==> flow/design.v (excerpt) <==
module JAM (
input CLK,
input RST,
output reg [2:0] W,
output reg [2:0] J,
input [6:0] Cost,
output reg [3:0] MatchCount,
output reg [9:0] MinCost,
output reg Valid );
reg [5:0]state;
reg [2:0]num[0:7];
reg [4:0]ix;
reg [9:0]tempCost;
reg [4:0]changePoint;
reg [4:0]n;
reg [4:0]max_min_pos;
reg [4:0]max_min_value;
always @(posedge CLK or posedge RST) 
begin
    if(RST)
    begin
		  W <= 0;
		  J <= 0;
		  Valid <= 0;
		  num[0] <= 0;
		  num[1] <= 1;
		  num[2] <= 2;
		  num[3] <= 3;
		  num[4] <= 4;
		  num[5] <= 5;
		  num[6] <= 6;
		  num[7] <= 7;
		  state <= 0;
		  ix <= 1;
		  tempCost <= 0;
		  MatchCount <= 0;
		  MinCost <= 1023;
		  changePoint <= 0;
		  n <= 10;
		  max_min_pos <= 0;
		  max_min_value <= 10;
    end
    else 
    begin
		case(state)
			5'd0:
			begin
				if(ix > 8)
				begin
					if(tempCost < MinCost)
					begin
						MatchCount <= 1;
						MinCost <= tempCost;
					end
					else if(tempCost == MinCost)
					begin
						MatchCount <= MatchCount + 1;
					end
					ix <= 1;
					tempCost <= 0;
					state <= 1;
				end
				else if(ix == 8)
				begin
					tempCost <= tempCost + Cost;
					ix <= ix + 1;
				end
				else
				begin
					tempCost <= tempCost + Cost;
					W <= ix;
					J <= num[ix];
					ix <= ix + 1;
				end
			end
			5'd1:
			begin
				if(num[7] > num[6])
				begin
					num[6] <= num[7];
					num[7] <= num[6];
					state <= 0;
					W <= 0;
					J <= num[0];
				end
				else if(num[6] > num[5])
				begin
  ...
For scale: roughly 1100 cells after synthesis, about 79 flip-flops, roughly 30 I/O pins, ~7300 um2 of cells after synthesis.
Settings: LEC_CHECK=0, ABC_AREA=1, CAP_MARGIN=25, CELL_PAD_IN_SITES_DETAIL_PLACEMENT=0, CELL_PAD_IN_SITES_GLOBAL_PLACEMENT=3, CORE_MARGIN=2, CORE_UTILIZATION=40, CTS_CLUSTER_SIZE=67, GPL_ROUTABILITY_DRIVEN=0, GPL_TIMING_DRIVEN=0, HOLD_SLACK_MARGIN=0.13, MIN_ROUTING_LAYER=met2, PLACE_DENSITY=0.55, SLEW_MARGIN=25; clock period 8.0 ns.
run.sh (not shown) runs the stock make flow with config.mk's settings and CLKGATE_MAP_FILE=.
==> next run, changes <==
CAP_MARGIN = 20   (was 25)
CELL_PAD_IN_SITES_DETAIL_PLACEMENT = default   (was 0)
CELL_PAD_IN_SITES_GLOBAL_PLACEMENT = default   (was 3)
CORE_UTILIZATION = 64   (was 40)
CTS_CLUSTER_DIAMETER = 194   (was default)
CTS_CLUSTER_SIZE = 100   (was 67)
GPL_ROUTABILITY_DRIVEN = default   (was 0)
GPL_TIMING_DRIVEN = default   (was 0)
HOLD_SLACK_MARGIN = default   (was 0.13)
MIN_ROUTING_LAYER = default   (was met2)
PLACE_DENSITY = default   (was 0.55)
SLEW_MARGIN = 20   (was 25)
TNS_END_PERCENT = 5   (was default)
What happened: The new run finished with timing, DRC and antenna clean; power decreases by 2.9%; setup slack gets better by 0.39 ns; non-clock buffer count is lower by 29; die size drops by 37%; area after synthesis stays the same; critical path depth came out higher by 3; design area shrinks by 3.5%.
==> next run, changes <==
ABC_AREA = default   (was 1)
CELL_PAD_IN_SITES_DETAIL_PLACEMENT = 2   (was default)
CORE_UTILIZATION = 40   (was 64)
CTS_CLUSTER_DIAMETER = default   (was 194)
CTS_CLUSTER_SIZE = default   (was 100)
GPL_ROUTABILITY_DRIVEN = 0   (was default)
GPL_TIMING_DRIVEN = 0   (was default)
TNS_END_PERCENT = default   (was 5)
Setup slack got worse by 1.4 ns.
Power is higher by 5.1%.
Wire length is higher by 48%.
Sequential share of layout area is higher by 0.17 points.
Clock skew is higher by 0.0084 ns.
Utilization is lower by 24 points.
Die area is higher by about 50%.
Clock power is higher by 9.4%.
Non-clock buffer count is higher by 50.
Sequential cell count stays the same.
==> next run, changes <==
CELL_PAD_IN_SITES_DETAIL_PLACEMENT = default   (was 2)
CELL_PAD_IN_SITES_GLOBAL_PLACEMENT = 2   (was default)
CORE_ASPECT_RATIO = 1.04   (was default)
CTS_CLUSTER_DIAMETER = 367   (was default)
CTS_CLUSTER_SIZE = 99   (was default)
GPL_ROUTABILITY_DRIVEN = default   (was 0)
GPL_TIMING_DRIVEN = default   (was 0)
PLACE_DENSITY_LB_ADDON = 0.3   (was default)
TNS_END_PERCENT = 25   (was default)
Outcome: Global-route usage decreases by 11 points. Synthesized cell count does not change. Final cell count is lower by a few percent. Synthesized area is unchanged. Final area falls by a few percent.

========
Starting RTL as in the previous note.
clock: 3.15 ns
lec_check: 0
abc_area: 0
cap_margin: 20
cell_pad_in_sites_detail_placement: 1
core_aspect_ratio: 0.7
core_margin: 6
core_utilization: 31
cts_cluster_size: 57
hold_slack_margin: 0.27
place_density: 0.83
slew_margin: 20
tns_end_percent: 90
The first run completed and failed the layout checks on setup timing.
Then changed:
- ABC_AREA: 0 -> 1
- CELL_PAD_IN_SITES_DETAIL_PLACEMENT: 1 -> not set
- CORE_ASPECT_RATIO: 0.7 -> not set
- CORE_MARGIN: 6 -> 2
- CORE_UTILIZATION: 31 -> 72
- CTS_CLUSTER_DIAMETER: not set -> 335
- CTS_CLUSTER_SIZE: 57 -> not set
- HOLD_SLACK_MARGIN: 0.27 -> not set
- PLACE_DENSITY: 0.83 -> not set
- TNS_END_PERCENT: 90 -> not set
- clock period: 3.15 -> 2.11 ns (I/O delays scaled with it)
With this change the flow died in global routing with GRT-0116.
Synthesized cell count climbs by a quarter to a third.
Die area drops by well over a third.
Synthesized area climbs by a few percent.
Then changed:
- ABC_AREA: 1 -> not set
- CORE_UTILIZATION: 72 -> 40
- CTS_CLUSTER_DIAMETER: 335 -> not set
- clock period: 2.11 -> 3.72 ns (I/O delays scaled with it)
Result: This time the run finished with timing, DRC and antenna clean. Die area went up by 68%. Synthesized area is lower by 5.1%. Synthesized cell count drops by 22%.
Then changed:
- ABC_AREA: not set -> 1
- CORE_UTILIZATION: 40 -> 72
- PLACE_DENSITY: not set -> 0.42
- clock period: 3.72 -> 2.99 ns (I/O delays scaled with it)
The new run produced a clean layout; first-iteration DRC count came out higher by well over a third; setup slack gains 0.0045 ns; total power goes up by roughly a tenth; via count increases by a quarter to a third; synthesized area is higher by a few percent; global-route usage is higher by 23 points; routed wire length went up by about a fifth.

========
build 55:
JAM again, from the RTL that the note above started with.
==> flow/config.mk <==
export PLATFORM = sky130hd
export DESIGN_NAME = JAM
export DESIGN_NICKNAME = JAM
export VERILOG_FILES = /design/flow/design.v
export SDC_FILE = /design/flow/constraint.sdc
export NUM_CORES = 4
export LEC_CHECK = 0
export CAP_MARGIN = 20
export CORE_MARGIN = 2
export CORE_UTILIZATION = 64
export CTS_CLUSTER_DIAMETER = 396
export CTS_CLUSTER_SIZE = 100
export SLEW_MARGIN = 20
==> flow/constraint.sdc <==
create_clock -name core_clock -period 8.0 [get_ports {CLK}]
set_input_delay 1.6000 -clock core_clock [delete_from_list [all_inputs] [get_ports {CLK}]]
set_output_delay 1.6000 -clock core_clock [all_outputs]
set_load 0.01 [all_outputs]
Changes in build 47 relative to build 55:
--- a/flow/config.mk
+++ b/flow/config.mk
@@ -6,8 +6,9 @@
 export NUM_CORES = 4
 export LEC_CHECK = 0
+export ABC_AREA = 1
 export CAP_MARGIN = 20
 export CORE_MARGIN = 2
 export CORE_UTILIZATION = 64
-export CTS_CLUSTER_DIAMETER = 396
+export CTS_CLUSTER_DIAMETER = 191
 export CTS_CLUSTER_SIZE = 100
 export SLEW_MARGIN = 20
## What came out
Clock latency reported for the late side of the worst-skew pair: build 47 vs build 55 down 30 ps
Build 47 has setup slack above what build 55 had.
Pin slew with the least headroom to its limit: build 47 lower than build 55
### build 47 -> build 45
--- a/flow/config.mk
+++ b/flow/config.mk
@@ -6,9 +6,13 @@
 export NUM_CORES = 4
 export LEC_CHECK = 0
-export ABC_AREA = 1
 export CAP_MARGIN = 20
+export CELL_PAD_IN_SITES_GLOBAL_PLACEMENT = 2
+export CORE_ASPECT_RATIO = 0.5
 export CORE_MARGIN = 2
-export CORE_UTILIZATION = 64
-export CTS_CLUSTER_DIAMETER = 191
-export CTS_CLUSTER_SIZE = 100
+export CORE_UTILIZATION = 40
+export CTS_CLUSTER_DIAMETER = 194
+export CTS_CLUSTER_SIZE = 99
+export PLACE_DENSITY_LB_ADDON = 0.3
+export SETUP_SLACK_MARGIN = -0.78
 export SLEW_MARGIN = 20
+export TNS_END_PERCENT = 30
Notes after the runs:
- The run showing the greater register-to-register path setup slack is build 47.
- Comparing build 47 and build 45, the higher count of clock-buffer cells in the layout is on build 47.
- On global-route usage over all layers, the lower figure sits with build 45, not build 47.
- Delta (build 45 minus build 47): global-route wire length before repair went up, combinational fraction of the cell area essentially unchanged.
Here is what was changed in the inputs of build 72 compared with build 45.
==> flow/config.mk <==
export PLATFORM = sky130hd
export DESIGN_NAME = JAM
export DESIGN_NICKNAME = JAM
export VERILOG_FILES = /design/flow/design.v
export SDC_FILE = /design/flow/constraint.sdc
export NUM_CORES = 4
export LEC_CHECK = 0
export CAP_MARGIN = 20
export CORE_MARGIN = 2
export CORE_UTILIZATION = 40
export CTS_CLUSTER_DIAMETER = 400
export CTS_CLUSTER_SIZE = 100
export SETUP_SLACK_MARGIN = 2.3
export SLEW_MARGIN = 20
Notes after the runs:
Build 72 vs. build 45: required time at the worst-slack endpoint held steady, relative contribution of the clock network to total power shrank by 1.5 points.
Logic depth of the worst path, buffers included: build 72 vs build 45 up 2
The final area number comes out higher for build 45 vs build 72.
On number of detailed-routing iterations run before antenna repair, build 72 tracks build 45 almost exactly.
Build 72 finished end to end and its layout was clean on timing, DRC and antenna.
The count of non-filler cells in the finished layout on build 45 is in line with that on build 72.
Modified inputs, build 39 compared to build 72
--- a/flow/config.mk
+++ b/flow/config.mk
@@ -7,8 +7,9 @@
 export LEC_CHECK = 0
 export CAP_MARGIN = 20
+export CELL_PAD_IN_SITES_GLOBAL_PLACEMENT = 2
 export CORE_MARGIN = 2
 export CORE_UTILIZATION = 40
-export CTS_CLUSTER_DIAMETER = 400
-export CTS_CLUSTER_SIZE = 100
-export SETUP_SLACK_MARGIN = 2.3
+export CTS_CLUSTER_DIAMETER = 337
+export CTS_CLUSTER_SIZE = 46
+export SETUP_SLACK_MARGIN = -0.78
 export SLEW_MARGIN = 20
--- outcome ---
The critical path depth number comes out higher for build 72 vs build 39. The slowest stage cell on the critical path comes out sky130_fd_sc_hd__dfstp_2 in one run and sky130_fd_sc_hd__ha_1 in the other, namely in build 72 and build 39 respectively. Clock distribution area overhead in the final layout was higher in the run labelled build 39. Going from build 72 to build 39, the non-clock buffer count was found to have gone up by 3.
Power is estimated from default activity; no workload was simulated.
